==> job 2391 <==
==> flow/design.v <==
module cordicMagPh
   #(parameter integer N        = 13,  
     parameter integer XY_WIDTH = 18)  
    (input  wire                           clk,
     input  wire                           reset,    
     input  wire                           st,       
     input  wire signed [XY_WIDTH - 1 : 0] xin,      
     input  wire signed [XY_WIDTH - 1 : 0] yin,      
     output reg                            rdy,      
     output wire        [XY_WIDTH - 1 : 0] mag,      
     output wire signed [XY_WIDTH + 1 : 0] ph);      
    localparam integer N_WIDTH = $clog2(N);
    reg signed [XY_WIDTH + 1 : 0] x, y, z;
    reg        [N_WIDTH  - 1 : 0] ni;       
    reg                           qrt;      
    wire signed [XY_WIDTH + 1 : 0] xShift, yShift;
    wire        [XY_WIDTH - 2 : 0] atan;
    reg  signed [XY_WIDTH + 1 : 0] zCnv;
    reg          [XY_WIDTH : 0] a;
    reg  [2 * XY_WIDTH - 1 : 0] r;
    localparam [1 : 0] ST0 = 2'd0, ST1 = 2'd1, ST2 = 2'd2, ST3 = 2'd3;
    reg [1 : 0] state;
    localparam integer PKG_WIDTH = XY_WIDTH + 1;
    function [63:0] atanLUTlong;
        input integer i;
        begin
            case (i)
                0: atanLUTlong = 64'd2305843009213693952;
                1: atanLUTlong = 64'd1361218612134873344;
                2: atanLUTlong = 64'd719230530580881024;
                3: atanLUTlong = 64'd365092647525521984;
                4: atanLUTlong = 64'd183254791493294816;
                5: atanLUTlong = 64'd91716730292036224;
                6: atanLUTlong = 64'd45869556482713136;
                7: atanLUTlong = 64'd22936177926750896;
                8: atanLUTlong = 64'd11468263948075832;
                9: atanLUTlong = 64'd5734153847876408;
                10: atanLUTlong = 64'd2867079658191484;
                11: atanLUTlong = 64'd1433540170878135;
                12: atanLUTlong = 64'd716770128161890;
                13: atanLUTlong = 64'd358385069421298;
                14: atanLUTlong = 64'd179192535378193;
                15: atanLUTlong = 64'd89596267772540;
                16: atanLUTlong = 64'd44798133896700;
                17: atanLUTlong = 64'd22399066949654;
                18: atanLUTlong = 64'd11199533474990;
                19: atanLUTlong = 64'd5599766737515;
                20: atanLUTlong = 64'd2799883368760;
                21: atanLUTlong = 64'd1399941684380;
                22: atanLUTlong = 64'd699970842190;
                23: atanLUTlong = 64'd349985421095;
                24: atanLUTlong = 64'd174992710548;
                25: atanLUTlong = 64'd87496355274;
                26: atanLUTlong = 64'd43748177637;
                27: atanLUTlong = 64'd21874088818;
                28: atanLUTlong = 64'd10937044409;
                29: atanLUTlong = 64'd5468522205;
                30: atanLUTlong = 64'd2734261102;
                31: atanLUTlong = 64'd1367130551;
                32: atanLUTlong = 64'd683565276;
                33: atanLUTlong = 64'd341782638;
                34: atanLUTlong = 64'd170891319;
                35: atanLUTlong = 64'd85445659;
                36: atanLUTlong = 64'd42722830;
                37: atanLUTlong = 64'd21361415;
                38: atanLUTlong = 64'd10680707;
                39: atanLUTlong = 64'd5340354;
                40: atanLUTlong = 64'd2670177;
                41: atanLUTlong = 64'd1335088;
                42: atanLUTlong = 64'd667544;
                43: atanLUTlong = 64'd333772;
                44: atanLUTlong = 64'd166886;
                45: atanLUTlong = 64'd83443;
                46: atanLUTlong = 64'd41722;
                47: atanLUTlong = 64'd20861;
                48: atanLUTlong = 64'd10430;
                49: atanLUTlong = 64'd5215;
                50: atanLUTlong = 64'd2608;
                51: atanLUTlong = 64'd1304;
                52: atanLUTlong = 64'd652;
                53: atanLUTlong = 64'd326;
                54: atanLUTlong = 64'd163;
                55: atanLUTlong = 64'd81;
                56: atanLUTlong = 64'd41;
                57: atanLUTlong = 64'd20;
                58: atanLUTlong = 64'd10;
                59: atanLUTlong = 64'd5;
                60: atanLUTlong = 64'd3;
                61: atanLUTlong = 64'd1;
                62: atanLUTlong = 64'd1;
                63: atanLUTlong = 64'd0;
                default: atanLUTlong = 64'd0;
            endcase
        end
    endfunction
    function [63:0] coefdLUTlong;
        input integer i;
        begin
            case (i)
                0: coefdLUTlong = 64'd3260954456333195264;
                1: coefdLUTlong = 64'd2916686334356757504;
                2: coefdLUTlong = 64'd2829601372552588288;
                3: coefdLUTlong = 64'd2807750841902562304;
                4: coefdLUTlong = 64'd2802282967498353152;
                5: coefdLUTlong = 64'd2800915666627739136;
                6: coefdLUTlong = 64'd2800573820569637376;
                7: coefdLUTlong = 64'd2800488357751430656;
                8: coefdLUTlong = 64'd2800466991965381120;
                9: coefdLUTlong = 64'd2800461650513774592;
                10: coefdLUTlong = 64'd2800460315150554624;
                11: coefdLUTlong = 64'd2800459981309729792;
                12: coefdLUTlong = 64'd2800459897849522176;
                13: coefdLUTlong = 64'd2800459876984470016;
                14: coefdLUTlong = 64'd2800459871768206848;
                15: coefdLUTlong = 64'd2800459870464141312;
                16: coefdLUTlong = 64'd2800459870138124800;
                17: coefdLUTlong = 64'd2800459870056620544;
                18: coefdLUTlong = 64'd2800459870036244480;
                19: coefdLUTlong = 64'd2800459870031150592;
                20: coefdLUTlong = 64'd2800459870029877248;
                21: coefdLUTlong = 64'd2800459870029558784;
                22: coefdLUTlong = 64'd2800459870029479424;
                23: coefdLUTlong = 64'd2800459870029459456;
                24: coefdLUTlong = 64'd2800459870029454336;
                25: coefdLUTlong = 64'd2800459870029453312;
                default: coefdLUTlong = 64'd0;
            endcase
        end
    endfunction
    localparam integer COEFD_LUT_LONG_SIZE = 26;
    function [PKG_WIDTH - 3 : 0] atanLUTshort;
        input integer i;
        reg [63 : 0] v;
        begin
            v = atanLUTlong(i);
            atanLUTshort = v[61 -: PKG_WIDTH - 2];
        end
    endfunction
    function [PKG_WIDTH - 3 : 0] coefdInit;
        input integer dummy;
        reg [63 : 0] v;
        begin
            if (N - 1 > COEFD_LUT_LONG_SIZE - 1)
                v = coefdLUTlong(COEFD_LUT_LONG_SIZE - 1);
            else
                v = coefdLUTlong(N - 1);
            coefdInit = v[61 -: PKG_WIDTH - 2];
        end
    endfunction
    localparam [PKG_WIDTH - 3 : 0] coefd = coefdInit(0);
    function [PKG_WIDTH - 1 : 0] signalSaturate;
        input [PKG_WIDTH - 1 : 0] x;
        begin
            if (x[PKG_WIDTH - 1 : PKG_WIDTH - 2] == 2'b01) begin
                signalSaturate = {2'b01, {(PKG_WIDTH - 2){1'b0}}};
            end else if (x[PKG_WIDTH - 1 : PKG_WIDTH - 2] == 2'b10) begin
                signalSaturate = {2'b11, {(PKG_WIDTH - 2){1'b0}}};
            end else begin
                signalSaturate = x;
            end
        end
    endfunction
    always @(posedge clk or posedge reset)
    if (reset) begin
        rdy   <= 1'b0;
        x     <= {(XY_WIDTH + 2){1'b0}};
        y     <= {(XY_WIDTH + 2){1'b0}};
        z     <= {(XY_WIDTH + 2){1'b0}};
        ni    <= {N_WIDTH{1'b0}};
        qrt   <= 1'b0;
        state <= ST0;
    end else begin
        if (st) begin  
            rdy <= 1'b0;
            ni  <= {N_WIDTH{1'b0}};  
            if (xin < 0) begin
                x   <= -xin;
                qrt <= 1'b1;
            end else begin  
                x   <= xin;
                qrt <= 1'b0;
            end
            y <= yin;
            state <= ST1;
        end else begin
            case (state)
                ST0: begin
                    rdy <= 1'b1;
                end
                ST1: begin
                    if (y == 0) begin  
                        rdy <= 1'b1;
                        if (~qrt) begin  
                            z <= {(XY_WIDTH + 2){1'b0}};
                        end else begin
                            z <= {2'b01, {XY_WIDTH{1'b0}}};  
                        end
                        state <= ST0;  
                    end else begin  
                        if (y < 0) begin
                            x <= x - y;
                            y <= y + x;
                            z <= -atan;
                        end else begin
                            x <= x + y;
                            y <= y - x;
                            z <= atan;
                        end
                        ni    <= ni + 1'd1;
                        state <= ST2;
                    end
                end
                ST2: begin
                    if (y < 0) begin
                        x <= x - yShift;
                        y <= y + xShift;
                        z <= z - atan;
                    end else begin  
                        x <= x + yShift;
                        y <= y - xShift;
                        z <= z + atan;
                    end
                    if (ni < N - 1) begin  
                        ni    <= ni + 1'd1;
                        state <= ST2;
                    end else begin
                        ni    <= {N_WIDTH{1'b0}};
                        state <= ST3;
                    end
                end
                ST3: begin
                    rdy   <= 1'b1;
                    x     <= {1'b0, r[2 * XY_WIDTH - 1 : XY_WIDTH - 1]};
                    z     <= zCnv;
                    state <= ST0;
                end
            endcase
        end
    end
    assign xShift = x >>> ni;
    assign yShift = y >>> ni;
    assign atan   = atanLUTshort(ni);
    always @(*) begin
        if (x >= 0) begin
            a = x[XY_WIDTH : 0];
        end else begin
            a = {(XY_WIDTH + 1){1'b0}};
        end
        r = a * coefd;
    end
    always @(*) begin
        zCnv = {z[XY_WIDTH + 1], signalSaturate(z[XY_WIDTH : 0])};
        if (~qrt) begin  
            zCnv = zCnv;
        end else begin     
            if (zCnv >= 0) begin
                zCnv = {2'b01, {XY_WIDTH{1'b0}}} - zCnv;  
            end else begin
                zCnv = {2'b11, {XY_WIDTH{1'b0}}} - zCnv;  
            end
        end
    end
    assign mag = x[XY_WIDTH - 1 : 0];
    assign ph  = z;
endmodule
==> flow/run.sh <==
#!/bin/bash
# the make line also repeats each setting of config.mk as NAME=value (left out here)
make -C /OpenROAD-flow-scripts/flow DESIGN_CONFIG=/design/flow/config.mk WORK_HOME=/design/flow/orfs CLKGATE_MAP_FILE= finish
==> flow/config.mk <==
export PLATFORM = sky130hd
export DESIGN_NAME = cordicMagPh
export DESIGN_NICKNAME = cordicMagPh
export VERILOG_FILES = /design/flow/design.v
export SDC_FILE = /design/flow/constraint.sdc
export NUM_CORES = 4
export LEC_CHECK = 0
export CAP_MARGIN = 0
export CORE_ASPECT_RATIO = 1.91
export CORE_MARGIN = 2
export CORE_UTILIZATION = 69
export CTS_CLUSTER_DIAMETER = 266
export CTS_CLUSTER_SIZE = 100
export GPL_TIMING_DRIVEN = 0
export PLACE_DENSITY_LB_ADDON = 0.22
export SLEW_MARGIN = 0
export TNS_END_PERCENT = 5
==> flow/constraint.sdc <==
create_clock -name core_clock -period 11.4 [get_ports {clk}]
set_input_delay 2.2800 -clock core_clock [delete_from_list [all_inputs] [get_ports {clk}]]
set_output_delay 2.2800 -clock core_clock [all_outputs]
set_load 0.01 [all_outputs]
==> job 7644 (differences from job 2391) <==
==> flow/config.mk (replaced) <==
export PLATFORM = sky130hd
export DESIGN_NAME = cordicMagPh
export DESIGN_NICKNAME = cordicMagPh
export VERILOG_FILES = /design/flow/design.v
export SDC_FILE = /design/flow/constraint.sdc
export NUM_CORES = 4
export LEC_CHECK = 0
export ABC_AREA = 0
export CAP_MARGIN = 10
export CELL_PAD_IN_SITES_DETAIL_PLACEMENT = 1
export CELL_PAD_IN_SITES_GLOBAL_PLACEMENT = 2
export CORE_ASPECT_RATIO = 0.83
export CORE_MARGIN = 2
export CORE_UTILIZATION = 35
export CTS_CLUSTER_SIZE = 83
export GPL_ROUTABILITY_DRIVEN = 0
export GPL_TIMING_DRIVEN = 1
export MAX_ROUTING_LAYER = met4
export MIN_ROUTING_LAYER = met2
export PLACE_DENSITY_LB_ADDON = 0.22
export SETUP_SLACK_MARGIN = 0.2
export SLEW_MARGIN = 0
export TNS_END_PERCENT = 70
==> qor summary <==
Status: job 7644 finished clean; job 2391 did not finish
Stage where the flow stopped: job 7644 -; job 2391 5_1_grt
Cells after DPL: job 7644 3110; job 2391 2829
Core outline area: job 7644 54500 um2; job 2391 27500 um2
Horizontal die size: job 7644 261 um; job 2391 125 um
Place WS: job 7644 3210 ps; job 2391 3110 ps
Bufs on Longest Clock Path: job 7644 2; job 2391 2
Chip Footprint: job 7644 56900 um2; job 2391 29300 um2
Post-synthesis area per instance: job 7644 8.00 um2; job 2391 8.00 um2
Commonest register cell after synthesis: job 7644 sky130_fd_sc_hd__dfrtp_1; job 2391 sky130_fd_sc_hd__dfrtp_1
Count of buffers from port buffering: job 7644 77; job 2391 76
Number of core rows: job 7644 78; job 2391 84
Area fraction in full adders, half adders and majority gates: job 7644 29.9%; job 2391 29.9%
Number of warnings issued by yosys: job 7644 1; job 2391 1
Ports: job 7644 78; job 2391 78
Die Height: job 7644 218 um; job 2391 235 um
Floorplan core density: job 7644 35.3%; job 2391 69.9%
Post-CTS Hold Buffers: job 7644 0; job 2391 0
Cell type contributing the most total cell area after synthesis: job 7644 sky130_fd_sc_hd__ha_1; job 2391 sky130_fd_sc_hd__ha_1
Synth mux share: job 7644 7.53%; job 2391 7.53%
Post-synthesis async set-or-reset flop share: job 7644 100%; job 2391 100%
Total cell area at the placement stage: job 7644 20600 um2; job 2391 20500 um2
Fraction of the yosys area taken by sequential cells: job 7644 9.11%; job 2391 9.11%
Cell total in the yosys stat output: job 7644 2407; job 2391 2407
Placed wire-length estimate: job 7644 61500 um; job 2391 66400 um
Root cell of the clock tree: job 7644 sky130_fd_sc_hd__clkbuf_16; job 2391 sky130_fd_sc_hd__clkbuf_16
